File: flow/run.sh
#!/bin/bash
# the make line also repeats each setting of config.mk as NAME=value (left out here)
make -C /OpenROAD-flow-scripts/flow DESIGN_CONFIG=/design/flow/config.mk WORK_HOME=/design/flow/orfs CLKGATE_MAP_FILE= finish
File: flow/config.mk
export PLATFORM = sky130hd
export DESIGN_NAME = rv32i_core
export DESIGN_NICKNAME = rv32i_core
export VERILOG_FILES = /design/flow/design.v
export SDC_FILE = /design/flow/constraint.sdc
export NUM_CORES = 4
export LEC_CHECK = 0
export ABC_AREA = 1
export CAP_MARGIN = 20
export CELL_PAD_IN_SITES_DETAIL_PLACEMENT = 0
export CELL_PAD_IN_SITES_GLOBAL_PLACEMENT = 3
export CORE_MARGIN = 10
export CORE_UTILIZATION = 45
export CTS_CLUSTER_DIAMETER = 209
export GPL_ROUTABILITY_DRIVEN = 0
export HOLD_SLACK_MARGIN = -0.08
export MIN_ROUTING_LAYER = met2
export PLACE_DENSITY_LB_ADDON = 0.26
export SETUP_SLACK_MARGIN = 1.12
export SLEW_MARGIN = 20
export TNS_END_PERCENT = 95
File: flow/constraint.sdc
create_clock -name core_clock -period 15.1 [get_ports {clk}]
set_input_delay 3.0200 -clock core_clock [delete_from_list [all_inputs] [get_ports {clk}]]
set_output_delay 3.0200 -clock core_clock [all_outputs]
set_load 0.01 [all_outputs]
File: flow/design.v
`timescale 1ns / 1ps
module alu(
  input wire [31:0] a,
  input wire [31:0] b,
  input wire [2:0] funct3,
  input wire [6:0] funct7,
  input wire [6:0] opcode,
  output reg [31:0] result
);
  always @(*) begin
    case (funct3)
      3'b000: result = (opcode == 7'b0110011 && funct7 == 7'b0100000) ? a - b : a + b;   
      3'b111: result = a & b;                                                           
      3'b110: result = a | b;                                                           
      3'b100: result = a ^ b;                                                           
      3'b001: result = a << b[4:0];                                                     
      3'b101: result = (funct7 == 7'b0100000) ? $signed(a) >>> b[4:0] : a >> b[4:0];     
      3'b010: result = ($signed(a) < $signed(b)) ? 32'b1 : 32'b0;                        
      3'b011: result = (a < b) ? 32'b1 : 32'b0;                                           
      default: result = 32'hDEAD_BEEF;
    endcase
  end
endmodule
`timescale 1ns/1ps
module reg_file (input wire clk, input wire [4:0] rs1, rs2, rd, input wire we, input wire [31:0] wd, output wire [31:0] rd1, rd2);
  reg [31:0] regs [0:31];
  assign rd1=(rs1==0)?0:regs[rs1];
  assign rd2=(rs2==0)?0:regs[rs2];
  always @(posedge clk) begin
    if (we && rd!=0)
      regs[rd]<=wd;
  end
endmodule
`timescale 1ns / 1ps
module rv32i_core #(parameter XLEN=32, REG_COUNT=32)(
  input wire clk,
  input wire rst,
  input wire [31:0] instr,
  input wire [31:0] mem_rdata,
  output reg signed [31:0] pc,
  output wire [31:0] mem_addr,
  output wire [31:0] mem_wdata,
  output wire mem_we
);
  reg [31:0] instr_reg;
  reg [31:0] pc_reg;
  wire [6:0] opcode = instr_reg[6:0];
  wire [4:0] rd     = instr_reg[11:7];
  wire [2:0] funct3 = instr_reg[14:12];
  wire [4:0] rs1    = instr_reg[19:15];
  wire [4:0] rs2    = instr_reg[24:20];
  wire [6:0] funct7 = instr_reg[31:25];
  wire signed [31:0] imm_i = $signed({{20{instr_reg[31]}}, instr_reg[31:20]});
  wire signed [31:0] imm_s = $signed({{20{instr_reg[31]}}, instr_reg[31:25], instr_reg[11:7]});
  wire signed [31:0] imm_b = $signed({{19{instr_reg[31]}}, instr_reg[31], instr_reg[7], instr_reg[30:25], instr_reg[11:8], 1'b0});
  wire [31:0]         imm_u = {instr_reg[31:12], 12'b0};
  wire signed [31:0] imm_j = $signed({{11{instr_reg[31]}}, instr_reg[31], instr_reg[19:12], instr_reg[20], instr_reg[30:21], 1'b0});
  wire [31:0] reg_rdata1, reg_rdata2;
  wire [31:0] writeback_data;
  wire writeback_en;
  reg_file regfile (
    .clk(clk),
    .rs1(rs1),
    .rs2(rs2),
    .rd(rd),
    .we(writeback_en),
    .wd(writeback_data),
    .rd1(reg_rdata1),
    .rd2(reg_rdata2)
  );
  wire [31:0] alu_operand_b = (opcode == 7'b0010011 || opcode == 7'b0000011 || opcode == 7'b1100111) ? imm_i :
                              (opcode == 7'b0100011) ? imm_s :
                              reg_rdata2;
  wire [31:0] alu_result;
  alu alu_inst (
    .a(reg_rdata1),
    .b(alu_operand_b),
    .funct3(funct3),
    .funct7(funct7),
    .opcode(opcode),
    .result(alu_result)
  );
  assign writeback_en = (opcode == 7'b0010011 ||   
                         opcode == 7'b0110011 ||   
                         opcode == 7'b0000011 ||   
                         opcode == 7'b1101111 ||   
                         opcode == 7'b1100111 ||   
                         opcode == 7'b0010111 ||   
                         opcode == 7'b0110111);    
  assign writeback_data = (opcode == 7'b0000011) ? mem_rdata :
                          (opcode == 7'b1101111 || opcode == 7'b1100111) ? pc_reg + 4 :
                          (opcode == 7'b0010111 || opcode == 7'b0110111) ? imm_u :
                          alu_result;
  reg [31:0] mem_addr_reg, mem_wdata_reg;
  reg mem_we_reg;
  assign mem_addr  = mem_addr_reg;
  assign mem_wdata = mem_wdata_reg;
  assign mem_we    = mem_we_reg;
  reg branch_taken;
  reg signed [31:0] branch_target;
  always @(*) begin
    branch_taken  = 0;
    branch_target = pc_reg + 4;
    if (opcode == 7'b1100011) begin
      case (funct3)
        3'b000: branch_taken = (reg_rdata1 == reg_rdata2);
        3'b001: branch_taken = (reg_rdata1 != reg_rdata2);
        3'b100: branch_taken = ($signed(reg_rdata1) < $signed(reg_rdata2));
        3'b101: branch_taken = ($signed(reg_rdata1) >= $signed(reg_rdata2));
        3'b110: branch_taken = (reg_rdata1 < reg_rdata2);
        3'b111: branch_taken = (reg_rdata1 >= reg_rdata2);
      endcase
      branch_target = pc_reg + imm_b;
    end
  end
  always @(posedge clk or posedge rst) begin
    if (rst) begin
      pc <= 0;
      pc_reg <= 0;
      instr_reg <= 0;
      mem_addr_reg <= 0;
      mem_wdata_reg <= 0;
      mem_we_reg <= 0;
    end else begin
      pc_reg <= pc;
      instr_reg <= instr;
      case (opcode)
        7'b1100011: pc <= branch_taken ? branch_target : pc_reg + 4;
        7'b1101111: pc <= pc_reg + imm_j;
        7'b1100111: pc <= (reg_rdata1 + imm_i) & ~32'b1;
        default:    pc <= pc_reg + 4;
      endcase
      mem_we_reg <= 0;
      case (opcode)
        7'b0100011: begin
          mem_addr_reg  <= reg_rdata1 + imm_s;
          mem_wdata_reg <= reg_rdata2;
          mem_we_reg    <= 1;
        end
        7'b0000011: begin
          mem_addr_reg <= reg_rdata1 + imm_i;
        end
      endcase
    end
  end
endmodule
==> results.ini, run 1 <==
[run_status]
status = did not finish
stop_stage = 3_1_place_gp_skip_io
error = [ERROR FLW-0024] Place density exceeds 1.0 (current PLACE_DENSITY_LB_ADDON =  0.26). Please check if the value of  PLACE_DENSITY_LB_ADDON is between 0 and 0.99.

[floorplan]
die-area_um2 = 176300
fp.coreArea_um2 = 158700
rows = 146
die_h_um = 419.9
die_width_um = 419.9
fp_util_pct = 45.33

[yosys]
enable_flop_cells = 1024
ys_cells = 8653
topCombFamilyByArea = AND-OR/OR-AND gates
synth_cell_types = 65
synthAdderAreaFrac_pct = 3.783
most_common_cell = nand2_1
yosys_warnings = 3
synthAoiAreaFrac_pct = 19.83
ys_top_cells_by_area = edfxtp_1, nand2_1, o21ai_0
top_cell_area_share_pct = 42.73
top_area_cell = edfxtp_1
synth.area.mux_share_pct = 0.1947
ys_dominant_reg_cell = edfxtp_1
postSynthAreaPerCell_um2 = 8.316
yosys-top-cells-count = nand2_1, o21ai_0, edfxtp_1
syn_area_um2 = 71960
synthesis.instances = 8653
synthXorXnorAreaFrac_pct = 1.144
synth-seq-area-share_pct = 48.33
yosysChipArea_um2 = 71960
ys_sh_simple_pct = 19.77
ys_async_sr_fraction_pct = 13.59
ys.flops = 1185

==> run 2: changes to the inputs <==
- ABC_AREA: 1 -> default
- CELL_PAD_IN_SITES_DETAIL_PLACEMENT: 0 -> 1
- CORE_MARGIN: 10 -> 2
- HOLD_SLACK_MARGIN: -0.08 -> default
- MIN_ROUTING_LAYER: met2 -> met1
- PLACE_DENSITY_LB_ADDON: 0.26 -> 0.22
- SETUP_SLACK_MARGIN: 1.12 -> default
- TNS_END_PERCENT: 95 -> 50
==> run 2 against run 1 <==
Now clean on timing, DRC and antenna. Synthesized cell count decreased by 34%. Area after synthesis decreased by 3.5%. Die size decreased by 11%.
==> results.ini, run 2 <==
[grt]
met2_usage_pct = 59.40
use_met3_pct = 10.23
grt_max_degree = 101
top_usage_layer = met2
track_usage_pct = 39.76
grt_pass1_vias = 55808
grtUsageMet1_pct = 53.06
grt_pass1_wl_um = 441100
antenna_found_initial = 19
grt_overflow_total = 0

[yosys]
top_area_cell = edfxtp_1  ; unchanged
postSynthAreaPerCell_um2 = 12.14  ; was 8.316 um^2
synthXorXnorAreaFrac_pct = 2.094  ; was 1.144%
ys_cells = 5720  ; was 8653
syn_area_um2 = 69420  ; was 71960 um^2
synth-seq-area-share_pct = 50.10  ; was 48.33%
topCombFamilyByArea = multiplexers  ; was AND-OR/OR-AND gates
ys_dominant_reg_cell = edfxtp_1  ; unchanged
enable_flop_cells = 1024  ; unchanged
ys_async_sr_fraction_pct = 13.59  ; unchanged
synthAdderAreaFrac_pct = 3.922  ; was 3.783%
most_common_cell = edfxtp_1  ; was nand2_1
synthAoiAreaFrac_pct = 15.11  ; was 19.83%
yosys-top-cells-count = edfxtp_1, a21oi_1, mux2i_1  ; was nand2_1, o21ai_0, edfxtp_1
yosysChipArea_um2 = 69420  ; was 71960 um^2
synth_cell_types = 99  ; was 65
top_cell_area_share_pct = 44.29  ; was 42.73%
yosys_warnings = 3  ; unchanged
ys_top_cells_by_area = edfxtp_1, mux4_2, mux2i_1  ; was edfxtp_1, nand2_1, o21ai_0
synthesis.instances = 5720  ; was 8653
ys_sh_simple_pct = 7.741  ; was 19.77%
ys.flops = 1185  ; unchanged
synth.area.mux_share_pct = 17.65  ; was 0.1947%

[worst_setup_path]
worst_setup_path_start_kind = register
worst_setup_path_end_kind = register
cpMostUsedCell = buf_4
cp-endpoint = regfile.regs[17][0]$_DFFE_PP_
crit_buf_inv = 7
max_stage_delay_ns = 0.92
worstSetupPathType = register to register
reg2reg_from = instr_reg[20]$_DFF_PP0_
cp.depth = 22
slowest_stage = dfrtp_4
worst_ep_arrival_time_ns = 9.69
rrSetupSlack_ns = 5.88
cp_data_required_time_ns = 15.57
startpoint = instr_reg[20]$_DFF_PP0_
crit_family = AND-OR/OR-AND gates
cp_max_fo = 50
crit_chain = buf_4 > buf_4 > buf_4 > mux4_2 > a311o_1 > o21ai_4 > buf_4 > inv_2 > buf_4 > fa_1 > nand2b_1 > a21oi_1 > o211ai_1 > a211oi_1 > o21ai_0 > a211oi_1 > o22ai_1 > o21ba_2 > o21ai_0 > a21o_1 > o211ai_1 > buf_4
r2r_end = regfile.regs[17][0]$_DFFE_PP_
ff2ff_path_depth = 22

[clocking]
numClockSinks = 1185
holdBufCountCts = 0
cts_tree = yes
cts-resized-gates = 0
clk_pin_slew_ns = 0.06
cts_root_buf = clkbuf_16
clock_latency_ns = 0.81
cts_buffers = 134
post_cts_buffers = 0
clockBufferDepth = 3
h-tree-depth = 4

[detailed_routing]
drt_iter0_markers = 7802
drc = 0
antenna_left = 0
vias = 56589
routedWlPerCell_um = 39.60
drt-total-wl_um = 318100
firstDrtPassIters = 6
via_per_inst = 7.044

[final_timing]
finalCritPeriodShare_pct = 61.09
clock_skew_ns = 0.05592
max_slew_margin_pct = 14.92
timing.fmax_mhz = 108.4
tightest_slew_ns = 1.272
period_minus_slack_ns = 9.224
hold_violations = 0
slew_viol_final = 0
tns_ns = 0
finalSetupViolCount = 0
rsz0062_at_grt = no

[power_and_ir_drop]
p_seq_mw = 3.95
pg_clk_mw = 3.37
pwr-share-comb_pct = 27.4
power_leader = registers
p_int_mw = 6.647
ir_worst_vdd_mv = 0.1227
seqPwrFrac_pct = 39.2
powerDensity_nw_per_um2 = 127.9
p_comb_mw = 2.76
power_switching_mw = 3.439
p_leak_nw = 28.34
total_power_mw = 10.09
p_clk_share_pct = 33.4
netSwitchingFraction_pct = 34.10

[floorplan]
die-area_um2 = 157400  ; was 176300 um^2
die_h_um = 396.8  ; was 419.9 um
fp.coreArea_um2 = 153700  ; was 158700 um^2
pin_count = 163
fp_util_pct = 45.17  ; was 45.33%
rows = 144  ; was 146
die_width_um = 396.8  ; was 419.9 um

[finish]
layout.cells.non_filler = 8034
nNetsFinal = 6154
fillCellCount = 15577
area.growth.synth_to_final_pct = 13.64
design_area_um2 = 78890

[worst_hold_path]
min_path_cells = 0
hp-class = register to register
worstHoldEndpoint = pc_reg[19]$_DFF_PP0_
min_from = pc[19]$_DFF_PP0_

[flow_run]
warnings = 95
drv_cap = 0

[place]
postPlaceCellArea_um2 = 74330
portBuffers = 162
placedCellCount = 7781
hpwlAfterDp_um = 211400

[run_status]
status = timing/DRC/antenna clean  ; was did not finish

[run 2: metal layers]
layer	up-vias	wire length, um
li1	22820	-
met1	29329	122800
met2	3598	139800
met3	826	35470
met4	16	20000
met5	-	108
[run 2: through the flow]
stage / setup slack (ns) / utilization, % / hold WS, ns
2_1_floorplan: 7.445 / - / 0.4160
3_3_place_gp: 6.214 / 48.32 / 0.3573
3_5_place_dp: 6.111 / 48.36 / 0.3621
4_1_cts: 6.070 / 51.28 / 0.3749
5_1_grt: 5.611 / 51.32 / 0.3905
6_report: 5.876 / 51.33 / 0.3737
[run 2: cell type report]
class	count	area (um^2)	area share [%]
clock inverter	70	843.3	1.069
tap	2044	2557	3.242
sequential	1185	34810	44.13
antenna	9	22.52	0.02855
timing repair buffer	392	3426	4.343
clock buffer	173	3635	4.607
inverter	151	574.3	0.7280
multi-input combinational	4010	33020	41.85
==> run 3: changes to the inputs <==
- ABC_AREA: default -> 1
- CELL_PAD_IN_SITES_DETAIL_PLACEMENT: 1 -> 0
- CELL_PAD_IN_SITES_GLOBAL_PLACEMENT: 3 -> default
- CORE_UTILIZATION: 45 -> 58
- CTS_CLUSTER_DIAMETER: 209 -> default
- CTS_CLUSTER_SIZE: default -> 65
- GPL_ROUTABILITY_DRIVEN: 0 -> default
- PLACE_DENSITY_LB_ADDON: 0.22 -> 0.3
- SETUP_SLACK_MARGIN: default -> -0.4
- TNS_END_PERCENT: 50 -> 85
- clock period: 15.1 -> 4.57 ns (I/O delays scaled with it)
==> run 3 against run 2 <==
The flow now stops in 5_1_grt. Area after synthesis grew 3.7%. Synthesized cell count increased by 51%. Die size shrank 19%.
==> results.ini, run 3 <==
[run_status]
status = did not finish  ; was timing/DRC/antenna clean
stop_stage = 5_1_grt

[clocking]
cts_root_buf = clkbuf_16  ; unchanged
holdBufCountCts = 0  ; unchanged
h-tree-depth = 3  ; was 4
cts_buffers = 119  ; was 134
numClockSinks = 1185  ; unchanged
clockBufferDepth = 3  ; unchanged

[yosys]
yosys-top-cells-count = nand2_1, o21ai_0, edfxtp_1  ; was edfxtp_1, a21oi_1, mux2i_1
ys_dominant_reg_cell = edfxtp_1  ; unchanged
yosys_warnings = 3  ; unchanged
synthAoiAreaFrac_pct = 19.83  ; was 15.11%
ys.flops = 1185  ; unchanged
syn_area_um2 = 71960  ; was 69420 um^2
synthAdderAreaFrac_pct = 3.783  ; was 3.922%
top_area_cell = edfxtp_1  ; unchanged
most_common_cell = nand2_1  ; was edfxtp_1
synth_cell_types = 65  ; was 99
ys_top_cells_by_area = edfxtp_1, nand2_1, o21ai_0  ; was edfxtp_1, mux4_2, mux2i_1
ys_async_sr_fraction_pct = 13.59  ; unchanged
top_cell_area_share_pct = 42.73  ; was 44.29%
topCombFamilyByArea = AND-OR/OR-AND gates  ; was multiplexers
synthXorXnorAreaFrac_pct = 1.144  ; was 2.094%
synthesis.instances = 8653  ; was 5720
synth.area.mux_share_pct = 0.1947  ; was 17.65%
postSynthAreaPerCell_um2 = 8.316  ; was 12.14 um^2
enable_flop_cells = 1024  ; unchanged
ys_cells = 8653  ; was 5720
synth-seq-area-share_pct = 48.33  ; was 50.10%
ys_sh_simple_pct = 19.77  ; was 7.741%
yosysChipArea_um2 = 71960  ; was 69420 um^2

[place]
portBuffers = 162  ; unchanged
hpwlAfterDp_um = 233900  ; was 211400 um
gp_congestion = 1.104
place_ws_ns = -1.431  ; was 6.111 ns

[floorplan]
die_h_um = 356.2  ; was 396.8 um
rows = 129  ; was 144
die-area_um2 = 126900  ; was 157400 um^2
die_width_um = 356.2  ; was 396.8 um
fp_util_pct = 58.28  ; was 45.17%
pin_count = 163  ; unchanged
fp.coreArea_um2 = 123500  ; was 153700 um^2

-- run 3: timing repair --
| action | CTS |
|---|---|
| gates cloned | 11 |
| setup buffers | 34 |
| resized | 312 |
| pin swaps | 45 |
| endpoints found under the setup margin | 833 |
-- run 3: through the flow --
stage / cell area, um^2 / std cells
3_5_place_dp: 85500 / 11263
4_1_cts: 91350 / 11529
3_3_place_gp: 85500 / 11263
2_1_floorplan: 72100 / 8684
==> run 4: changes to the inputs <==
- ABC_AREA: 1 -> default
- CELL_PAD_IN_SITES_DETAIL_PLACEMENT: 0 -> default
- CORE_UTILIZATION: 58 -> 65
- CTS_CLUSTER_SIZE: 65 -> 40
- MIN_ROUTING_LAYER: met1 -> default
- PLACE_DENSITY_LB_ADDON: 0.3 -> default
- SETUP_SLACK_MARGIN: -0.4 -> default
- TNS_END_PERCENT: 85 -> default
- clock period: 4.57 -> 5.07 ns (I/O delays scaled with it)
==> run 4 against run 3 <==
Area after synthesis fell by 3.5%. Die size decreased by 14%. The flow again stops in 5_1_grt. Synthesized cell count down 34%.
==> results.ini, run 4 <==
[run_status]
status = did not finish  ; unchanged
stop_stage = 5_1_grt  ; unchanged
error = [ERROR GRT-0116] Global routing finished with congestion. Check the congestion regions in the DRC Viewer.

[floorplan]
die_h_um = 330.8  ; was 356.2 um
die_width_um = 330.8  ; was 356.2 um
fp.coreArea_um2 = 105600  ; was 123500 um^2
pin_count = 163  ; unchanged
die-area_um2 = 109400  ; was 126900 um^2
fp_util_pct = 65.76  ; was 58.28%
rows = 119  ; was 129

[yosys]
top_area_cell = edfxtp_1  ; unchanged
syn_area_um2 = 69420  ; was 71960 um^2
ys_dominant_reg_cell = edfxtp_1  ; unchanged
ys.flops = 1185  ; unchanged
postSynthAreaPerCell_um2 = 12.14  ; was 8.316 um^2
ys_top_cells_by_area = edfxtp_1, mux4_2, mux2i_1  ; was edfxtp_1, nand2_1, o21ai_0
synth.area.mux_share_pct = 17.65  ; was 0.1947%
ys_cells = 5720  ; was 8653
yosysChipArea_um2 = 69420  ; was 71960 um^2
synth-seq-area-share_pct = 50.10  ; was 48.33%
yosys-top-cells-count = edfxtp_1, a21oi_1, mux2i_1  ; was nand2_1, o21ai_0, edfxtp_1
enable_flop_cells = 1024  ; unchanged
most_common_cell = edfxtp_1  ; was nand2_1
synthAdderAreaFrac_pct = 3.922  ; was 3.783%
topCombFamilyByArea = multiplexers  ; was AND-OR/OR-AND gates
synthAoiAreaFrac_pct = 15.11  ; was 19.83%
ys_sh_simple_pct = 7.741  ; was 19.77%
synthXorXnorAreaFrac_pct = 2.094  ; was 1.144%
synth_cell_types = 99  ; was 65
top_cell_area_share_pct = 44.29  ; was 42.73%
ys_async_sr_fraction_pct = 13.59  ; unchanged
yosys_warnings = 3  ; unchanged
synthesis.instances = 5720  ; was 8653

[place]
postPlaceCellArea_um2 = 80940  ; was 85500 um^2
hpwlAfterDp_um = 221900  ; was 233900 um
portBuffers = 162  ; unchanged
gp_congestion = 1.146  ; was 1.104
placedCellCount = 7983  ; was 11.26k

[clocking]
holdBufCountCts = 0  ; unchanged
clockBufferDepth = 3  ; unchanged
cts_root_buf = clkbuf_16  ; unchanged
numClockSinks = 1185  ; unchanged
cts_buffers = 115  ; was 119
h-tree-depth = 3  ; unchanged

[grt]
grt_overflow_total = 864
track_usage_pct = 88.26

run 4: per-stage QoR:
stage | setup slack (ns) | util (%)
floorplan | -0.5303 | -
global placement | -1.224 | 76.67
detailed placement | -1.373 | 76.67
CTS | -0.6054 | 84.18
run 4: layer usage:
metal,GRT overflow,GRT usage (%)
met1,109,88.92
met4,266,85.17
met5,25,67.52
met2,344,96.60
met3,120,81.06
run 4: what timing repair did:
action,4_1_cts
setup buffers,78
pin swaps,108
gates cloned,28
resized,548
endpoints found under the setup margin,1079
==> run 5: changes to the inputs <==
- CORE_ASPECT_RATIO: default -> 0.68
- CORE_MARGIN: 2 -> 4
- CORE_UTILIZATION: 65 -> 40
- CTS_CLUSTER_SIZE: 40 -> 95
- GPL_ROUTABILITY_DRIVEN: default -> 0
- HOLD_SLACK_MARGIN: default -> 0.28
- clock period: 5.07 -> 9.0 ns (I/O delays scaled with it)
==> run 5 against run 4 <==
Now clean on timing, DRC and antenna. Synthesized cell count stayed put. Area after synthesis stayed put. Die size is 65% higher.
==> results.ini, run 5 <==
[clocking]
cts_tree = yes
clockBufferDepth = 3  ; unchanged
clk_pin_slew_ns = 0.08
cts-resized-gates = 0  ; was 548
holdBufCountCts = 0  ; unchanged
cts_buffers = 109  ; was 115
clock_latency_ns = 0.77
cts_root_buf = clkbuf_16  ; unchanged
numClockSinks = 1185  ; unchanged
h-tree-depth = 3  ; unchanged
post_cts_buffers = 0  ; was 78

[yosys]
enable_flop_cells = 1024  ; unchanged
ys_cells = 5720  ; unchanged
ys_top_cells_by_area = edfxtp_1, mux4_2, mux2i_1  ; unchanged
synth-seq-area-share_pct = 50.10  ; unchanged
yosys_warnings = 3  ; unchanged
synthAdderAreaFrac_pct = 3.922  ; unchanged
ys_dominant_reg_cell = edfxtp_1  ; unchanged
ys_async_sr_fraction_pct = 13.59  ; unchanged
syn_area_um2 = 69420  ; unchanged
most_common_cell = edfxtp_1  ; unchanged
synth.area.mux_share_pct = 17.65  ; unchanged
postSynthAreaPerCell_um2 = 12.14  ; unchanged
synthXorXnorAreaFrac_pct = 2.094  ; unchanged
yosys-top-cells-count = edfxtp_1, a21oi_1, mux2i_1  ; unchanged
synthAoiAreaFrac_pct = 15.11  ; unchanged
top_cell_area_share_pct = 44.29  ; unchanged
ys_sh_simple_pct = 7.741  ; unchanged
topCombFamilyByArea = multiplexers  ; unchanged
synth_cell_types = 99  ; unchanged
ys.flops = 1185  ; unchanged
top_area_cell = edfxtp_1  ; unchanged
synthesis.instances = 5720  ; unchanged
yosysChipArea_um2 = 69420  ; unchanged

[floorplan]
die_width_um = 513.2  ; was 330.8 um
pin_count = 163  ; unchanged
rows = 125  ; was 119
fp_util_pct = 40.46  ; was 65.76%
fp.coreArea_um2 = 171600  ; was 105600 um^2
die_h_um = 351.5  ; was 330.8 um
die-area_um2 = 180400  ; was 109400 um^2

[worst_setup_path]
max_stage_delay_ns = 0.93
r2r_end = regfile.regs[2][21]$_DFFE_PP_
ff2ff_path_depth = 21
worst_setup_path_start_kind = register
crit_buf_inv = 4
cpMostUsedCell = o21ai_0
cp_data_required_time_ns = 9.53
startpoint = instr_reg[22]$_DFF_PP0_
cp-endpoint = regfile.regs[2][21]$_DFFE_PP_
cp_max_fo = 46
reg2reg_from = instr_reg[22]$_DFF_PP0_
crit_family = AND-OR/OR-AND gates
slowest_stage = o21ai_0
worstSetupPathType = register to register
rrSetupSlack_ns = 0.94
cp.depth = 21
worst_setup_path_end_kind = register
worst_ep_arrival_time_ns = 8.59
crit_chain = inv_1 > nand2_4 > buf_4 > o21ai_0 > o22ai_1 > nor3_1 > o21ai_0 > o21a_1 > inv_1 > ha_1 > a21oi_1 > o21bai_1 > a21oi_1 > nand3b_1 > a311oi_1 > or3_1 > o21ai_0 > xnor2_1 > o31ai_1 > o21ai_2 > buf_4

[worst_hold_path]
min_path_cells = 0
worstHoldEndpoint = pc_reg[30]$_DFF_PP0_
min_from = pc[30]$_DFF_PP0_
hp-class = register to register

[grt]
antenna_found_initial = 14
grt_overflow_total = 0
grt_max_degree = 100
track_usage_pct = 30.84
grt_pass1_wl_um = 399400
grt_pass1_vias = 52535

[flow_run]
drv_cap = 0
warnings = 91

[run_status]
status = timing/DRC/antenna clean  ; was did not finish

[place]
postPlaceCellArea_um2 = 74750  ; was 80940 um^2
hpwlAfterDp_um = 194100  ; was 221900 um
portBuffers = 162  ; unchanged
place_ws_ns = 1.433  ; was -1.373 ns

[power_and_ir_drop]
p_seq_mw = 6.60
p_leak_nw = 27.95
power_leader = registers
seqPwrFrac_pct = 41.3
ir_worst_vdd_mv = 0.1670
p_clk_share_pct = 29.9
powerDensity_nw_per_um2 = 204.3
p_comb_mw = 4.62
p_int_mw = 10.52
pwr-share-comb_pct = 28.8
power_switching_mw = 5.482
netSwitchingFraction_pct = 34.25
pg_clk_mw = 4.78

[final_timing]
slew_viol_final = 0
tightest_slew_ns = 1.295
period_minus_slack_ns = 8.059
timing.fmax_mhz = 124.1
rsz0062_at_grt = no
hold_violations = 0
layout_setup_ws_ns = 0.9407
finalCritPeriodShare_pct = 89.55
tns_ns = 0
clock_skew_ns = 0.04676
max_slew_margin_pct = 11.46
finalSetupViolCount = 0

[detailed_routing]
drt-total-wl_um = 289600
vias = 57265
via_per_inst = 6.947
drc = 0
drt_iter0_markers = 11387
antenna_left = 0
routedWlPerCell_um = 35.14
firstDrtPassIters = 14

[finish]
nNetsFinal = 6139
design_area_um2 = 78340
utilization_pct = 45.66
area.growth.synth_to_final_pct = 12.85

==> run 5: layer usage <==
layer | GRT usage (%) | vias to the layer above | wire length (um)
li1 | - | 22797 | -
met1 | 44.31 | 28746 | 117000
met2 | 39.52 | 4860 | 109300
met3 | 14.98 | 828 | 49500
met4 | 10.86 | 34 | 12760
met5 | 1.949 | - | 1062
==> run 5: area by class of cell <==
cell class / count / area [um^2]
inverter: 151 / 574.3
clock inverter: 65 / 685.7
clock buffer: 137 / 2875
tap: 2286 / 2860
antenna: 7 / 17.52
sequential: 1185 / 34810
timing repair buffer: 402 / 3623
fill: 15427 / 93230
multi-input combinational: 4010 / 32890
==> run 5: per-stage QoR <==
stage,total power [mW],std cells,hold slack (ns)
after floorplan,9.254,5751,0.4160
after global placement,10.98,8030,0.3638
after detailed placement,11.01,8034,0.3631
after CTS,15.74,8236,0.3301
after global routing,16.43,8236,0.3463
final,16.00,8243,0.3481
==> run 6: changes to the inputs <==
- CORE_UTILIZATION: 40 -> 56
- GPL_ROUTABILITY_DRIVEN: 0 -> 1
- SETUP_SLACK_MARGIN: default -> 1.29
==> run 6 against run 5 <==
Critical path depth down 3. Final cell count down 7.6%. Utilization up 18 points. Hold slack better by 0.034 ns. Die size down 28%. Largest cell class unchanged.
==> results.ini, run 6 <==
[worst_setup_path]
startpoint = instr_reg[17]$_DFF_PP0_  ; was instr_reg[22]$_DFF_PP0_
worst_ep_arrival_time_ns = 8.03  ; was 8.59 ns
crit_buf_inv = 3  ; was 4
cp_max_fo = 35  ; was 46
rrSetupSlack_ns = 1.33  ; was 0.94 ns
cp_data_required_time_ns = 9.36  ; was 9.53 ns
worst_setup_path_end_kind = register  ; unchanged
ff2ff_path_depth = 18  ; was 21
worst_setup_path_start_kind = register  ; unchanged
slowest_stage = nor2_1  ; was o21ai_0
crit_chain = buf_4 > nor2_1 > buf_4 > nand2_1 > a22oi_1 > o211ai_1 > nor2_1 > ha_1 > inv_1 > a21oi_1 > a21oi_1 > o21ai_0 > nor2b_1 > nor3_1 > a21oi_1 > xnor2_1 > a21oi_1 > a22o_1  ; was inv_1 > nand2_4 > buf_4 > o21ai_0 > o22ai_1 > nor3_1 > o21ai_0 > o21a_1 > inv_1 > ha_1 > a21oi_1 > o21bai_1 > a21oi_1 > nand3b_1 > a311oi_1 > or3_1 > o21ai_0 > xnor2_1 > o31ai_1 > o21ai_2 > buf_4
crit_family = AND-OR/OR-AND gates  ; unchanged
cpMostUsedCell = a21oi_1  ; was o21ai_0
reg2reg_from = instr_reg[17]$_DFF_PP0_  ; was instr_reg[22]$_DFF_PP0_
cp.depth = 18  ; was 21
max_stage_delay_ns = 0.98  ; was 0.93 ns
cp-endpoint = regfile.regs[8][19]$_DFFE_PP_  ; was regfile.regs[2][21]$_DFFE_PP_
worstSetupPathType = register to register  ; unchanged
r2r_end = regfile.regs[8][19]$_DFFE_PP_  ; was regfile.regs[2][21]$_DFFE_PP_

[clocking]
numClockSinks = 1185  ; unchanged
h-tree-depth = 3  ; unchanged
clock_latency_ns = 0.78  ; was 0.77 ns
clockBufferDepth = 3  ; unchanged
holdBufCountCts = 0  ; unchanged
cts_root_buf = clkbuf_16  ; unchanged
cts_buffers = 108  ; was 109
clk_pin_slew_ns = 0.07  ; was 0.08 ns
cts_tree = yes  ; unchanged

[yosys]
syn_area_um2 = 69420  ; unchanged
synthesis.instances = 5720  ; unchanged
yosys_warnings = 3  ; unchanged
yosysChipArea_um2 = 69420  ; unchanged
enable_flop_cells = 1024  ; unchanged
postSynthAreaPerCell_um2 = 12.14  ; unchanged
synth_cell_types = 99  ; unchanged
synthXorXnorAreaFrac_pct = 2.094  ; unchanged
ys_sh_simple_pct = 7.741  ; unchanged
topCombFamilyByArea = multiplexers  ; unchanged
yosys-top-cells-count = edfxtp_1, a21oi_1, mux2i_1  ; unchanged
ys_cells = 5720  ; unchanged
synthAdderAreaFrac_pct = 3.922  ; unchanged
top_cell_area_share_pct = 44.29  ; unchanged
synth.area.mux_share_pct = 17.65  ; unchanged
ys_async_sr_fraction_pct = 13.59  ; unchanged
top_area_cell = edfxtp_1  ; unchanged
synth-seq-area-share_pct = 50.10  ; unchanged
ys_dominant_reg_cell = edfxtp_1  ; unchanged
synthAoiAreaFrac_pct = 15.11  ; unchanged
ys.flops = 1185  ; unchanged
ys_top_cells_by_area = edfxtp_1, mux4_2, mux2i_1  ; unchanged
most_common_cell = edfxtp_1  ; unchanged

[power_and_ir_drop]
netSwitchingFraction_pct = 35.13  ; was 34.25%
powerDensity_nw_per_um2 = 208.3  ; was 204.3 nW/um^2
total_power_mw = 16.23  ; was 16.00 mW
p_leak_nw = 28.15  ; was 27.95 nW
p_int_mw = 10.53  ; was 10.52 mW
pwr-share-comb_pct = 30.0  ; was 28.8%
pg_clk_mw = 4.75  ; was 4.78 mW
seqPwrFrac_pct = 40.8  ; was 41.3%
power_switching_mw = 5.703  ; was 5.482 mW
p_clk_share_pct = 29.3  ; was 29.9%
p_seq_mw = 6.62  ; was 6.60 mW
ir_worst_vdd_mv = 0.2331  ; was 0.1670 mV
p_comb_mw = 4.86  ; was 4.62 mW
power_leader = registers  ; unchanged

[detailed_routing]
antenna_left = 0  ; unchanged
via_per_inst = 7.587  ; was 6.947
routedWlPerCell_um = 39.67  ; was 35.14 um
drt-total-wl_um = 302000  ; was 289600 um
vias = 57762  ; was 57.27k
drc = 0  ; unchanged
drt_iter0_markers = 11219  ; was 11.39k
firstDrtPassIters = 9  ; was 14

[final_timing]
finalCritPeriodShare_pct = 85.19  ; was 89.55%
finalSetupViolCount = 0  ; unchanged
tightest_slew_ns = 1.311  ; was 1.295 ns
tns_ns = 0  ; unchanged
max_slew_margin_pct = 12.32  ; was 11.46%
period_minus_slack_ns = 7.667  ; was 8.059 ns
whs_ns = 0.3820  ; was 0.3481 ns
rsz0062_at_grt = no  ; unchanged
hold_violations = 0  ; unchanged
timing.fmax_mhz = 130.4  ; was 124.1 MHz
slew_viol_final = 0  ; unchanged
clock_skew_ns = 0.05704  ; was 0.04676 ns

[worst_hold_path]
min_path_cells = 0  ; unchanged
min_from = pc[26]$_DFF_PP0_  ; was pc[30]$_DFF_PP0_
hp-class = register to register  ; unchanged
worstHoldEndpoint = pc_reg[26]$_DFF_PP0_  ; was pc_reg[30]$_DFF_PP0_

[grt]
track_usage_pct = 45.29  ; was 30.84%
grt_max_degree = 91  ; was 100
grt_pass1_wl_um = 417400  ; was 399400 um
grt_overflow_total = 0  ; unchanged
grt_pass1_vias = 53511  ; was 52.54k
antenna_found_initial = 11  ; was 14

[finish]
area.growth.synth_to_final_pct = 12.24  ; was 12.85%
fillCellCount = 9276  ; was 15.43k
layout.cells.non_filler = 7613  ; was 8243
design_area_um2 = 77920  ; was 78340 um^2
nNetsFinal = 6177  ; was 6139

[place]
hpwlAfterDp_um = 206800  ; was 194100 um
postPlaceCellArea_um2 = 74060  ; was 74750 um^2
portBuffers = 162  ; unchanged
placedCellCount = 7392  ; was 8034
gp_congestion = 1.067

[run_status]
status = timing/DRC/antenna clean  ; unchanged

[floorplan]
rows = 106  ; was 125
pin_count = 163  ; unchanged
die_width_um = 435.0  ; was 513.2 um
fp.coreArea_um2 = 122900  ; was 171600 um^2
die-area_um2 = 129800  ; was 180400 um^2
die_h_um = 298.3  ; was 351.5 um
fp_util_pct = 56.47  ; was 40.46%

[flow_run]
drv_cap = 0  ; unchanged
warnings = 94  ; was 91

==> run 6: per-stage QoR <==
stage                     setup WS, ns  utilization [%]
after floorplan                  1.345                -
after global placement           1.251            60.21
after detailed placement         1.093            60.24
after CTS                        1.312            63.17
after global routing             1.296            63.36
final                            1.333            63.38
==> run 6: final cells by class <==
| type | instances | area [um^2] | share of cell area, % |
|---|---|---|---|
| repair buffers | 440 | 3940 | 5.057 |
| multi-input cells | 4011 | 33000 | 42.35 |
| diodes | 6 | 15.01 | 0.01927 |
| inverters | 151 | 578.1 | 0.7419 |
| well taps | 1620 | 2027 | 2.601 |
| clock inverters | 65 | 691.9 | 0.8880 |
| flip-flops and latches | 1185 | 34810 | 44.68 |
| clock buffers | 135 | 2856 | 3.666 |
==> run 6: metal layers <==
metal	GRT usage (%)	part of all wire, %
met1	67.17	39
met2	57.76	38
met3	22.06	20
met4	14.09	3.9
met5	0	0.017
==> run 6: what timing repair did <==
| item | in CTS | in global routing |
|---|---|---|
| setup buffers | 1 | 12 |
| resized | 8 | 13 |
| endpoints found under the setup margin | 128 | 308 |
| pin swaps | 0 | 3 |
| gates cloned | 0 | 1 |
==> run 7: changes to the inputs <==
- ABC_AREA: default -> 1
- CORE_ASPECT_RATIO: 0.68 -> default
- CORE_MARGIN: 4 -> 2
- CORE_UTILIZATION: 56 -> 72
- CTS_CLUSTER_DIAMETER: default -> 34
- CTS_CLUSTER_SIZE: 95 -> 40
- GPL_ROUTABILITY_DRIVEN: 1 -> default
- HOLD_SLACK_MARGIN: 0.28 -> -0.09
- MAX_ROUTING_LAYER: default -> met4
- PLACE_DENSITY: default -> 0.76
- SETUP_SLACK_MARGIN: 1.29 -> 1.79
- TNS_END_PERCENT: default -> 5
- clock period: 9.0 -> 7.32 ns (I/O delays scaled with it)
==> run 7 against run 6 <==
Synthesized cell count is 51% higher. Area after synthesis increased by 3.7%. Die size fell by 21%. The flow now stops in 5_1_grt.
==> results.ini, run 7 <==
[run_status]
status = did not finish  ; was timing/DRC/antenna clean
stop_stage = 5_1_grt
error = [ERROR GRT-0232] Routing congestion too high. Check the congestion heatmap in the GUI.

[clocking]
h-tree-depth = 4  ; was 3
cts_buffers = 170  ; was 108
clockBufferDepth = 3  ; unchanged
cts_root_buf = clkbuf_16  ; unchanged
numClockSinks = 1185  ; unchanged

[place]
postPlaceCellArea_um2 = 75050  ; was 74060 um^2
gp_congestion = 1.273  ; was 1.067
hpwlAfterDp_um = 190700  ; was 206800 um
portBuffers = 162  ; unchanged
place_ws_ns = 0.7664  ; was 1.093 ns

[floorplan]
fp.coreArea_um2 = 98710  ; was 122900 um^2
pin_count = 163  ; unchanged
rows = 115  ; was 106
die_width_um = 320.1  ; was 435.0 um
fp_util_pct = 72.90  ; was 56.47%
die-area_um2 = 102500  ; was 129800 um^2
die_h_um = 320.1  ; was 298.3 um

[yosys]
synthAoiAreaFrac_pct = 19.83  ; was 15.11%
synth_cell_types = 65  ; was 99
synth.area.mux_share_pct = 0.1947  ; was 17.65%
most_common_cell = nand2_1  ; was edfxtp_1
ys_cells = 8653  ; was 5720
yosys-top-cells-count = nand2_1, o21ai_0, edfxtp_1  ; was edfxtp_1, a21oi_1, mux2i_1
syn_area_um2 = 71960  ; was 69420 um^2
synthXorXnorAreaFrac_pct = 1.144  ; was 2.094%
synthesis.instances = 8653  ; was 5720
top_cell_area_share_pct = 42.73  ; was 44.29%
yosysChipArea_um2 = 71960  ; was 69420 um^2
postSynthAreaPerCell_um2 = 8.316  ; was 12.14 um^2
topCombFamilyByArea = AND-OR/OR-AND gates  ; was multiplexers
synth-seq-area-share_pct = 48.33  ; was 50.10%
ys_top_cells_by_area = edfxtp_1, nand2_1, o21ai_0  ; was edfxtp_1, mux4_2, mux2i_1
yosys_warnings = 3  ; unchanged
synthAdderAreaFrac_pct = 3.783  ; was 3.922%
ys_dominant_reg_cell = edfxtp_1  ; unchanged
top_area_cell = edfxtp_1  ; unchanged
ys_sh_simple_pct = 19.77  ; was 7.741%
enable_flop_cells = 1024  ; unchanged
ys_async_sr_fraction_pct = 13.59  ; unchanged
ys.flops = 1185  ; unchanged

[grt]
grt_overflow_total = 1372
track_usage_pct = 91.34

==> run 7: metrics by stage <==
stage	std cells	utilization, %	power [mW]
2_1_floorplan	8684	-	11.45
3_3_place_gp	9801	76.04	13.34
3_5_place_dp	9801	76.04	13.43
4_1_cts	10165	83.36	22.06
==> run 7: metal layers <==
layer / overflow / GRT usage (%)
met5: - / -
met4: 285 / 87.68
met3: 242 / 84.25
met2: 611 / 98.76
met1: 234 / 91.07
==> run 7: what timing repair did <==
item                       4_1_cts
setup endpoints to repair      905
hold buffers                     0
gates resized                  147
buffers inserted                41
gates cloned                    13
pin swaps                       11
==> run 8: changes to the inputs <==
- ABC_AREA: 1 -> default
- CORE_UTILIZATION: 72 -> 45
- CTS_CLUSTER_DIAMETER: 34 -> default
- CTS_CLUSTER_SIZE: 40 -> default
- HOLD_SLACK_MARGIN: -0.09 -> default
- MAX_ROUTING_LAYER: met4 -> default
- PLACE_DENSITY: 0.76 -> default
- SETUP_SLACK_MARGIN: 1.79 -> 2.02
- TNS_END_PERCENT: 5 -> default
- clock period: 7.32 -> 8.68 ns (I/O delays scaled with it)
==> run 8 against run 7 <==
The run now finishes clean. Die size up 54%. Area after synthesis down 3.5%. Synthesized cell count down 34%.
==> results.ini, run 8 <==
[power_and_ir_drop]
pwr-share-comb_pct = 28.0
p_seq_mw = 6.84
seqPwrFrac_pct = 39.1
ir_worst_vdd_mv = 0.2128
power_leader = registers
p_int_mw = 11.57
p_clk_share_pct = 32.9
p_comb_mw = 4.89
power_switching_mw = 5.895
pg_clk_mw = 5.74
total_power_mw = 17.47
p_leak_nw = 28.99
netSwitchingFraction_pct = 33.75
powerDensity_nw_per_um2 = 217.8

[worst_setup_path]
worstSetupPathType = register to register
worst_ep_arrival_time_ns = 7.35
worst_setup_path_end_kind = register
cp-endpoint = pc[28]$_DFF_PP0_
crit_buf_inv = 6
slowest_stage = a2111oi_0
cp_data_required_time_ns = 9.32
ff2ff_path_depth = 19
worst_setup_path_start_kind = register
crit_chain = buf_4 > buf_4 > nor2_2 > buf_4 > a2111oi_0 > or3_4 > inv_1 > ha_1 > nand4_1 > a211oi_2 > a211o_1 > a211oi_1 > xnor2_1 > a21oi_2 > buf_4 > a21oi_1 > buf_4 > o22ai_1 > a221o_1
cpMostUsedCell = buf_4
crit_family = AND-OR/OR-AND gates
startpoint = instr_reg[18]$_DFF_PP0_
r2r_end = pc[28]$_DFF_PP0_
reg2reg_from = instr_reg[18]$_DFF_PP0_
max_stage_delay_ns = 0.66
rrSetupSlack_ns = 1.97
cp_max_fo = 23
cp.depth = 19

[floorplan]
die_width_um = 396.8  ; was 320.1 um
die_h_um = 396.8  ; was 320.1 um
die-area_um2 = 157400  ; was 102500 um^2
fp.coreArea_um2 = 153700  ; was 98710 um^2
rows = 144  ; was 115
fp_util_pct = 45.17  ; was 72.90%
pin_count = 163  ; unchanged

[final_timing]
tns_ns = 0
finalSetupViolCount = 0
rsz0062_at_grt = no
tightest_slew_ns = 1.269
max_slew_margin_pct = 14.76
slew_viol_final = 0
hold_violations = 0
period_minus_slack_ns = 6.709
finalCritPeriodShare_pct = 77.29
clock_skew_ns = 0.04049
timing.fmax_mhz = 149.1

[yosys]
ys_cells = 5720  ; was 8653
postSynthAreaPerCell_um2 = 12.14  ; was 8.316 um^2
yosysChipArea_um2 = 69420  ; was 71960 um^2
top_area_cell = edfxtp_1  ; unchanged
syn_area_um2 = 69420  ; was 71960 um^2
ys_sh_simple_pct = 7.741  ; was 19.77%
yosys-top-cells-count = edfxtp_1, a21oi_1, mux2i_1  ; was nand2_1, o21ai_0, edfxtp_1
synth.area.mux_share_pct = 17.65  ; was 0.1947%
synthesis.instances = 5720  ; was 8653
synth-seq-area-share_pct = 50.10  ; was 48.33%
most_common_cell = edfxtp_1  ; was nand2_1
synthAdderAreaFrac_pct = 3.922  ; was 3.783%
top_cell_area_share_pct = 44.29  ; was 42.73%
synthAoiAreaFrac_pct = 15.11  ; was 19.83%
ys_async_sr_fraction_pct = 13.59  ; unchanged
ys_dominant_reg_cell = edfxtp_1  ; unchanged
enable_flop_cells = 1024  ; unchanged
synth_cell_types = 99  ; was 65
synthXorXnorAreaFrac_pct = 2.094  ; was 1.144%
topCombFamilyByArea = multiplexers  ; was AND-OR/OR-AND gates
yosys_warnings = 3  ; unchanged
ys_top_cells_by_area = edfxtp_1, mux4_2, mux2i_1  ; was edfxtp_1, nand2_1, o21ai_0
ys.flops = 1185  ; unchanged

[clocking]
clock_latency_ns = 0.79
numClockSinks = 1185  ; unchanged
holdBufCountCts = 0  ; unchanged
clk_pin_slew_ns = 0.06
h-tree-depth = 4  ; unchanged
cts_buffers = 134  ; was 170
clockBufferDepth = 3  ; unchanged
cts_tree = yes
cts_root_buf = clkbuf_16  ; unchanged

[finish]
nNetsFinal = 6235
area.growth.synth_to_final_pct = 15.52

[flow_run]
drv_cap = 0
warnings = 95

[place]
gp_congestion = 1.042  ; was 1.273
hpwlAfterDp_um = 206100  ; was 190700 um
portBuffers = 162  ; unchanged

[worst_hold_path]
min_from = pc[21]$_DFF_PP0_
hp-class = register to register
min_path_cells = 0
worstHoldEndpoint = pc_reg[21]$_DFF_PP0_

[grt]
grt_pass1_wl_um = 422600
track_usage_pct = 38.31
grt_max_degree = 126
grt_pass1_vias = 53909
grt_overflow_total = 0
antenna_found_initial = 13

[detailed_routing]
vias = 56736
firstDrtPassIters = 8
drt-total-wl_um = 308700
drt_iter0_markers = 8545
routedWlPerCell_um = 38.03
drc = 0
via_per_inst = 6.991
antenna_left = 0

[run_status]
status = timing/DRC/antenna clean  ; was did not finish

-- run 8: cell type report --
cell class                      instances  area (um^2)
Fill cell                           13094        73490
Sequential cell                      1185        34810
Clock buffer                          164         3528
Antenna cell                            8        20.02
Tap cell                             2044         2557
Timing Repair Buffer                  470         4528
Inverter                              151        580.6
Clock inverter                         80        905.9
Multi-Input combinational cell       4013        33260
-- run 8: routing by layer --
metal / track usage, % / wire [um] / up-vias
met5: 0 / 29 / -
met4: 19.61 / 18900 / 4
met3: 8.156 / 34250 / 820
met2: 58.55 / 137300 / 3999
met1: 51.54 / 118200 / 28898
li1: - / - / 23015
-- run 8: metrics by stage --
step                      hold slack, ns  instance area, um^2  worst slack [ns]  std cells  utilization (%)
after floorplan                   0.4160                69600             2.122       5751                -
after global placement            0.3561                74670            0.3606       7823            48.59
after CTS                         0.3723                79780             2.020       8092            51.91
final                             0.3694                80200             1.971       8115            52.18
after detailed placement          0.3583                74670            0.3185       7823            48.59
after global routing              0.3756                80180             2.021       8107            52.17
-- run 8: what timing repair did --
action,4_1_cts,5_1_grt
resized,51,63
gates cloned,7,3
buffers inserted,18,12
endpoints found under the setup margin,779,515
pin swaps,9,5
endpoints found under the hold margin,0,0
==> run 9: changes to the inputs <==
- CORE_UTILIZATION: 45 -> 58
- CTS_CLUSTER_SIZE: default -> 41
- SETUP_SLACK_MARGIN: 2.02 -> -0.37
- clock period: 8.68 -> 4.82 ns (I/O delays scaled with it)
==> run 9 against run 8 <==
Via count grew 12%. Now fails the layout checks on negative setup slack. First-iteration DRC count is 28% higher. Worst setup slack lost 3.2 ns. Critical path depth rose by 6. Count of clock-buffer cells in the layout decreased by 18. Final cell count increased by 7.0%. Critical endpoint is now regfile.regs[23][16]$_DFFE_PP_. Area after synthesis did not move. Flip-flop count unchanged. Clock skew grew 0.065 ns. Largest power group unchanged.
==> results.ini, run 9 <==
[clocking]
h-tree-depth = 3  ; was 4
cts_root_buf = clkbuf_16  ; unchanged
clk_pin_slew_ns = 0.06  ; about the same
cts_tree = yes  ; unchanged
clockBufferDepth = 3  ; unchanged
cts_buffers = 116  ; was 134
numClockSinks = 1185  ; unchanged
clock_latency_ns = 0.82  ; was 0.79 ns

[place]
hpwlAfterDp_um = 211500  ; was 206100 um
placedCellCount = 8364  ; was 7823
portBuffers = 162  ; unchanged
gp_congestion = 1.130  ; was 1.042

[detailed_routing]
vias = 63540  ; was 56.74k
routedWlPerCell_um = 36.77  ; was 38.03 um
drc = 0  ; unchanged
antenna_left = 0  ; unchanged
via_per_inst = 7.320  ; was 6.991
firstDrtPassIters = 10  ; was 8
drt_iter0_markers = 10919  ; was 8545
drt-total-wl_um = 319200  ; was 308700 um

[final_timing]
max_slew_margin_pct = 14.48  ; was 14.76%
tns_ns = -841.41  ; was 0 ns
timing.fmax_mhz = 166.5  ; was 149.1 MHz
hold_violations = 0  ; unchanged
tightest_slew_ns = 1.283  ; was 1.269 ns
finalSetupViolCount = 1077  ; was 0
rsz0062_at_grt = yes  ; was no
finalCritPeriodShare_pct = 124.6  ; was 77.29%
period_minus_slack_ns = 6.005  ; was 6.709 ns
layout_setup_ws_ns = -1.185  ; was 1.971 ns
slew_viol_final = 0  ; unchanged
clock_skew_ns = 0.1053  ; was 0.04049 ns

[yosys]
synthXorXnorAreaFrac_pct = 2.094  ; unchanged
yosysChipArea_um2 = 69420  ; unchanged
top_area_cell = edfxtp_1  ; unchanged
ys_dominant_reg_cell = edfxtp_1  ; unchanged
synth_cell_types = 99  ; unchanged
ys_sh_simple_pct = 7.741  ; unchanged
synthesis.instances = 5720  ; unchanged
yosys_warnings = 3  ; unchanged
yosys-top-cells-count = edfxtp_1, a21oi_1, mux2i_1  ; unchanged
ys.flops = 1185  ; unchanged
ys_top_cells_by_area = edfxtp_1, mux4_2, mux2i_1  ; unchanged
topCombFamilyByArea = multiplexers  ; unchanged
ys_cells = 5720  ; unchanged
postSynthAreaPerCell_um2 = 12.14  ; unchanged
enable_flop_cells = 1024  ; unchanged
synthAoiAreaFrac_pct = 15.11  ; unchanged
synthAdderAreaFrac_pct = 3.922  ; unchanged
most_common_cell = edfxtp_1  ; unchanged
synth-seq-area-share_pct = 50.10  ; unchanged
top_cell_area_share_pct = 44.29  ; unchanged
synth.area.mux_share_pct = 17.65  ; unchanged
ys_async_sr_fraction_pct = 13.59  ; unchanged
syn_area_um2 = 69420  ; unchanged

[power_and_ir_drop]
p_leak_nw = 34.31  ; was 28.99 nW
seqPwrFrac_pct = 37.5  ; was 39.1%
p_comb_mw = 11.1  ; was 4.89 mW
p_clk_share_pct = 28.7  ; was 32.9%
netSwitchingFraction_pct = 33.63  ; was 33.75%
p_int_mw = 21.77  ; was 11.57 mW
powerDensity_nw_per_um2 = 367.9  ; was 217.8 nW/um^2
ir_worst_vdd_mv = 0.5099  ; was 0.2128 mV
pg_clk_mw = 9.42  ; was 5.74 mW
p_seq_mw = 12.3  ; was 6.84 mW
power_switching_mw = 11.03  ; was 5.895 mW
pwr-share-comb_pct = 33.8  ; was 28.0%
power_leader = registers  ; unchanged

[finish]
fillCellCount = 7417  ; was 13.09k
final-comb-area_um2 = 34200  ; was 33260 um^2
area.growth.synth_to_final_pct = 28.39  ; was 15.52%
layout.cells.non_filler = 8680  ; was 8115
seqCellArea_um2 = 34810  ; unchanged
nNetsFinal = 7250  ; was 6235

[floorplan]
fp_util_pct = 58.64  ; was 45.17%
pin_count = 163  ; unchanged
die_width_um = 350.0  ; was 396.8 um
die-area_um2 = 122500  ; was 157400 um^2
rows = 126  ; was 144
fp.coreArea_um2 = 118400  ; was 153700 um^2
die_h_um = 350.0  ; was 396.8 um

[worst_setup_path]
cp-endpoint = regfile.regs[23][16]$_DFFE_PP_  ; was pc[28]$_DFF_PP0_
cp_data_required_time_ns = 5.30  ; was 9.32 ns
worst_setup_path_end_kind = register  ; unchanged
worst_ep_arrival_time_ns = 6.48  ; was 7.35 ns
startpoint = instr_reg[15]$_DFF_PP0_  ; was instr_reg[18]$_DFF_PP0_
max_stage_delay_ns = 0.58  ; was 0.66 ns
ff2ff_path_depth = 25  ; was 19
crit_buf_inv = 10  ; was 6
crit_family = AND-OR/OR-AND gates  ; unchanged
cp_max_fo = 32  ; was 23
rrSetupSlack_ns = -1.19  ; was 1.97 ns
cpMostUsedCell = buf_4  ; unchanged
cp.depth = 25  ; was 19
worstSetupPathType = register to register  ; unchanged
r2r_end = regfile.regs[23][16]$_DFFE_PP_  ; was pc[28]$_DFF_PP0_
worst_setup_path_start_kind = register  ; unchanged
reg2reg_from = instr_reg[15]$_DFF_PP0_  ; was instr_reg[18]$_DFF_PP0_
slowest_stage = or4_1  ; was a2111oi_0

[worst_hold_path]
min_path_cells = 0  ; unchanged
hp-class = register to register  ; unchanged
worstHoldEndpoint = pc_reg[11]$_DFF_PP0_  ; was pc_reg[21]$_DFF_PP0_
min_from = pc[11]$_DFF_PP0_  ; was pc[21]$_DFF_PP0_

[grt]
grt_overflow_total = 0  ; unchanged
antenna_found_initial = 16  ; was 13
grt_pass1_wl_um = 433100  ; was 422600 um
grt_pass1_vias = 60549  ; was 53.91k
track_usage_pct = 50.13  ; was 38.31%
grt_max_degree = 85  ; was 126

[run_status]
so.violations = negative setup slack
status = finished with violations  ; was timing/DRC/antenna clean

[flow_run]
warnings = 99  ; was 95
drv_cap = 0  ; unchanged

## run 9: metrics by stage
stage	hold slack (ns)	total power [mW]	instance area, um^2	setup slack [ns]	util (%)
after floorplan	0.4160	17.36	70010	-0.7803	-
after global placement	0.3570	22.47	82610	-1.311	69.77
after detailed placement	0.3594	22.56	82610	-1.382	69.77
after CTS	0.3746	32.00	87890	-0.9010	74.24
after global routing	0.3760	33.52	89110	-1.240	75.26
final	0.3708	32.79	89130	-1.185	75.28
## run 9: repair_timing
action                     4_1_cts  5_1_grt
cloned                          12        7
pin swaps                       35       61
gates resized                  170      198
setup buffers                   38       38
hold buffers                     0        0
setup endpoints to repair     1004     1072
## run 9: layout make-up
class                           count  share of cell area [%]
Antenna cell                        9                 0.02527
Clock buffer                      146                   3.497
Clock inverter                     73                  0.8718
Inverter                          151                  0.6514
Multi-Input combinational cell   4011                   38.37
Sequential cell                  1185                   39.06
Tap cell                         1600                   2.246
Timing Repair Buffer             1505                   15.28
## run 9: metal layers
layer  up-vias  wire [um]  part of all wire (%)  global-route usage, %
met5         -        492                  0.15                  1.217
met3      1844      48330                    15                  17.37
met1     30374     104000                    33                  61.15
met2      6261     133700                    42                  73.04
li1      25043          -                     -                      -
met4        18      32570                    10                  38.75
==> run 10: changes to the inputs <==
- CORE_UTILIZATION: 58 -> 62
- CTS_CLUSTER_DIAMETER: default -> 371
- CTS_CLUSTER_SIZE: 41 -> 92
- PLACE_DENSITY: default -> 0.42
- SETUP_SLACK_MARGIN: -0.37 -> default
- clock period: 4.82 -> 5.64 ns (I/O delays scaled with it)
==> run 10 against run 9 <==
Synthesized cell count unchanged. Area after synthesis unchanged. Die size is 6.4% lower. The run now fails in 5_1_grt.
==> results.ini, run 10 <==
[floorplan]
die_h_um = 338.6  ; was 350.0 um
rows = 122  ; was 126
die_width_um = 338.6  ; was 350.0 um
fp_util_pct = 62.64  ; was 58.64%
fp.coreArea_um2 = 110800  ; was 118400 um^2
pin_count = 163  ; unchanged
die-area_um2 = 114700  ; was 122500 um^2

[yosys]
synth_cell_types = 99  ; unchanged
most_common_cell = edfxtp_1  ; unchanged
yosys_warnings = 3  ; unchanged
topCombFamilyByArea = multiplexers  ; unchanged
ys.flops = 1185  ; unchanged
top_cell_area_share_pct = 44.29  ; unchanged
ys_async_sr_fraction_pct = 13.59  ; unchanged
synthAoiAreaFrac_pct = 15.11  ; unchanged
syn_area_um2 = 69420  ; unchanged
ys_sh_simple_pct = 7.741  ; unchanged
synthAdderAreaFrac_pct = 3.922  ; unchanged
top_area_cell = edfxtp_1  ; unchanged
enable_flop_cells = 1024  ; unchanged
ys_top_cells_by_area = edfxtp_1, mux4_2, mux2i_1  ; unchanged
synth-seq-area-share_pct = 50.10  ; unchanged
yosys-top-cells-count = edfxtp_1, a21oi_1, mux2i_1  ; unchanged
ys_dominant_reg_cell = edfxtp_1  ; unchanged
synthXorXnorAreaFrac_pct = 2.094  ; unchanged
postSynthAreaPerCell_um2 = 12.14  ; unchanged
synthesis.instances = 5720  ; unchanged
ys_cells = 5720  ; unchanged
yosysChipArea_um2 = 69420  ; unchanged
synth.area.mux_share_pct = 17.65  ; unchanged

[place]
gp_congestion = 1.080  ; was 1.130
portBuffers = 162  ; unchanged
placedCellCount = 7853  ; was 8364
hpwlAfterDp_um = 226400  ; was 211500 um

[clocking]
cts_buffers = 16  ; was 116
clockBufferDepth = 3  ; unchanged
holdBufCountCts = 0  ; unchanged
numClockSinks = 1185  ; unchanged
cts_root_buf = clkbuf_16  ; unchanged
h-tree-depth = 1  ; was 3

[run_status]
stop_stage = 5_1_grt
status = did not finish  ; was finished with violations

[run 10: through the flow]
step                      total power, mW  instance area, um^2  hold WS (ns)  utilization (%)  worst slack, ns
after floorplan                     14.82                69880        0.4160                -         0.008420
after global placement              18.70                79240        0.3595            71.50          -0.5407
after detailed placement            18.83                79240        0.3622            71.50          -0.6765
after CTS                           22.09                82890        0.4175            74.80          -0.1044
[run 10: timing repair]
item,4_1_cts
pin swaps,75
resized,395
setup buffers,86
setup endpoints to repair,804
cloned,25
==> run 11: changes to the inputs <==
- CELL_PAD_IN_SITES_DETAIL_PLACEMENT: default -> 1
- CELL_PAD_IN_SITES_GLOBAL_PLACEMENT: default -> 3
- CORE_UTILIZATION: 62 -> 45
- CTS_CLUSTER_DIAMETER: 371 -> 292
- CTS_CLUSTER_SIZE: 92 -> default
- MIN_ROUTING_LAYER: default -> met2
- PLACE_DENSITY: 0.42 -> default
- TNS_END_PERCENT: default -> 50
- clock period: 5.64 -> 9.0 ns (I/O delays scaled with it)
==> run 11 against run 10 <==
The run again fails in 5_1_grt. Die size is 37% higher. Synthesized cell count stayed put. Area after synthesis stayed put.
==> results.ini, run 11 <==
[run_status]
status = did not finish  ; unchanged
stop_stage = 5_1_grt  ; unchanged
error = [ERROR GRT-0116] Global routing finished with congestion. Check the congestion regions in the DRC Viewer.

[yosys]
yosysChipArea_um2 = 69420  ; unchanged
syn_area_um2 = 69420  ; unchanged
ys_cells = 5720  ; unchanged
top_area_cell = edfxtp_1  ; unchanged
topCombFamilyByArea = multiplexers  ; unchanged
most_common_cell = edfxtp_1  ; unchanged
ys.flops = 1185  ; unchanged
synthAoiAreaFrac_pct = 15.11  ; unchanged
synthXorXnorAreaFrac_pct = 2.094  ; unchanged
yosys_warnings = 3  ; unchanged
synth-seq-area-share_pct = 50.10  ; unchanged
ys_top_cells_by_area = edfxtp_1, mux4_2, mux2i_1  ; unchanged
synth_cell_types = 99  ; unchanged
ys_async_sr_fraction_pct = 13.59  ; unchanged
synthesis.instances = 5720  ; unchanged
ys_dominant_reg_cell = edfxtp_1  ; unchanged
yosys-top-cells-count = edfxtp_1, a21oi_1, mux2i_1  ; unchanged
enable_flop_cells = 1024  ; unchanged
synth.area.mux_share_pct = 17.65  ; unchanged
postSynthAreaPerCell_um2 = 12.14  ; unchanged
synthAdderAreaFrac_pct = 3.922  ; unchanged
ys_sh_simple_pct = 7.741  ; unchanged
top_cell_area_share_pct = 44.29  ; unchanged

[floorplan]
rows = 144  ; was 122
pin_count = 163  ; unchanged
die_width_um = 396.8  ; was 338.6 um
die_h_um = 396.8  ; was 338.6 um
die-area_um2 = 157400  ; was 114700 um^2
fp.coreArea_um2 = 153700  ; was 110800 um^2
fp_util_pct = 45.17  ; was 62.64%

[place]
gp_congestion = 1.184  ; was 1.080
hpwlAfterDp_um = 243100  ; was 226400 um
placedCellCount = 7838  ; was 7853
place_ws_ns = 0.7956  ; was -0.6765 ns
postPlaceCellArea_um2 = 74790  ; was 79240 um^2
portBuffers = 162  ; unchanged

[clocking]
cts_buffers = 132  ; was 16
h-tree-depth = 4  ; was 1
cts-resized-gates = 0  ; was 395
holdBufCountCts = 0  ; unchanged
cts_root_buf = clkbuf_16  ; unchanged
numClockSinks = 1185  ; unchanged
clockBufferDepth = 3  ; unchanged
post_cts_buffers = 0  ; was 86

[grt]
track_usage_pct = 69.77
grt_overflow_total = 3

[run 11: metal layers]
layer / GRT usage (%) / GRT overflow
met1: - / -
met2: 75.25 / 0
met3: 81.08 / 1
met4: 43.43 / 2
met5: 50.25 / 0
==> run 12: changes to the inputs <==
- CELL_PAD_IN_SITES_DETAIL_PLACEMENT: 1 -> default
- CELL_PAD_IN_SITES_GLOBAL_PLACEMENT: 3 -> default
- CORE_ASPECT_RATIO: default -> 0.66
- CORE_MARGIN: 2 -> 4
- CORE_UTILIZATION: 45 -> 56
- CTS_CLUSTER_DIAMETER: 292 -> default
- CTS_CLUSTER_SIZE: default -> 95
- GPL_ROUTABILITY_DRIVEN: default -> 1
- HOLD_SLACK_MARGIN: default -> 0.28
- MAX_ROUTING_LAYER: default -> met4
- PLACE_DENSITY: default -> 0.68
- SETUP_SLACK_MARGIN: default -> 1.29
- TNS_END_PERCENT: 50 -> default
- clock period: 9.0 -> 8.12 ns (I/O delays scaled with it)
==> run 12 against run 11 <==
The flow again stops in 5_1_grt. Die size down 18%. Synthesized cell count unchanged. Area after synthesis is the same.
==> results.ini, run 12 <==
[floorplan]
fp_util_pct = 56.70  ; was 45.17%
die_h_um = 294.0  ; was 396.8 um
rows = 104  ; was 144
fp.coreArea_um2 = 122400  ; was 153700 um^2
die-area_um2 = 129800  ; was 157400 um^2
pin_count = 163  ; unchanged
die_width_um = 441.4  ; was 396.8 um

[yosys]
most_common_cell = edfxtp_1  ; unchanged
synthXorXnorAreaFrac_pct = 2.094  ; unchanged
ys_cells = 5720  ; unchanged
enable_flop_cells = 1024  ; unchanged
syn_area_um2 = 69420  ; unchanged
yosysChipArea_um2 = 69420  ; unchanged
ys_sh_simple_pct = 7.741  ; unchanged
top_cell_area_share_pct = 44.29  ; unchanged
synth-seq-area-share_pct = 50.10  ; unchanged
synthesis.instances = 5720  ; unchanged
ys_async_sr_fraction_pct = 13.59  ; unchanged
ys_top_cells_by_area = edfxtp_1, mux4_2, mux2i_1  ; unchanged
synth.area.mux_share_pct = 17.65  ; unchanged
ys_dominant_reg_cell = edfxtp_1  ; unchanged
topCombFamilyByArea = multiplexers  ; unchanged
yosys-top-cells-count = edfxtp_1, a21oi_1, mux2i_1  ; unchanged
ys.flops = 1185  ; unchanged
synthAdderAreaFrac_pct = 3.922  ; unchanged
synth_cell_types = 99  ; unchanged
yosys_warnings = 3  ; unchanged
synthAoiAreaFrac_pct = 15.11  ; unchanged
postSynthAreaPerCell_um2 = 12.14  ; unchanged
top_area_cell = edfxtp_1  ; unchanged

[grt]
grt_overflow_total = 3409
track_usage_pct = 91.66

[run_status]
stop_stage = 5_1_grt  ; unchanged
error = [ERROR GRT-0116] Global routing finished with congestion. Check the congestion regions in the DRC Viewer.  ; unchanged
status = did not finish  ; unchanged

[clocking]
clockBufferDepth = 3  ; unchanged
cts_buffers = 108  ; was 132
cts_root_buf = clkbuf_16  ; unchanged
h-tree-depth = 3  ; was 4
numClockSinks = 1185  ; unchanged
holdBufCountCts = 0  ; unchanged

[place]
hpwlAfterDp_um = 215100  ; was 243100 um
gp_congestion = 1.347  ; was 1.184
portBuffers = 162  ; unchanged

[run 12: through the flow]
| stage | setup WS (ns) | instance area, um^2 | hold slack [ns] | cells |
|---|---|---|---|---|
| floorplan | 1.298 | 69580 | 0.4160 | 5751 |
| global placement | 0.2160 | 74480 | 0.3566 | 7467 |
| detailed placement | 0.3078 | 74540 | 0.3629 | 7472 |
| CTS | 1.295 | 78650 | 0.3592 | 7684 |
[run 12: what timing repair did]
action                     4_1_cts
setup endpoints to repair      639
buffers inserted                 7
pin swaps                        2
resized                         59
cloned                           4
[run 12: metal layers]
metal / GRT overflow / GRT usage (%)
met5: - / -
met4: 170 / 69.22
met3: 3007 / 107.6
met2: 232 / 90.09
met1: - / -
Power figures rest on the tool's default switching activity, not on a simulated workload.
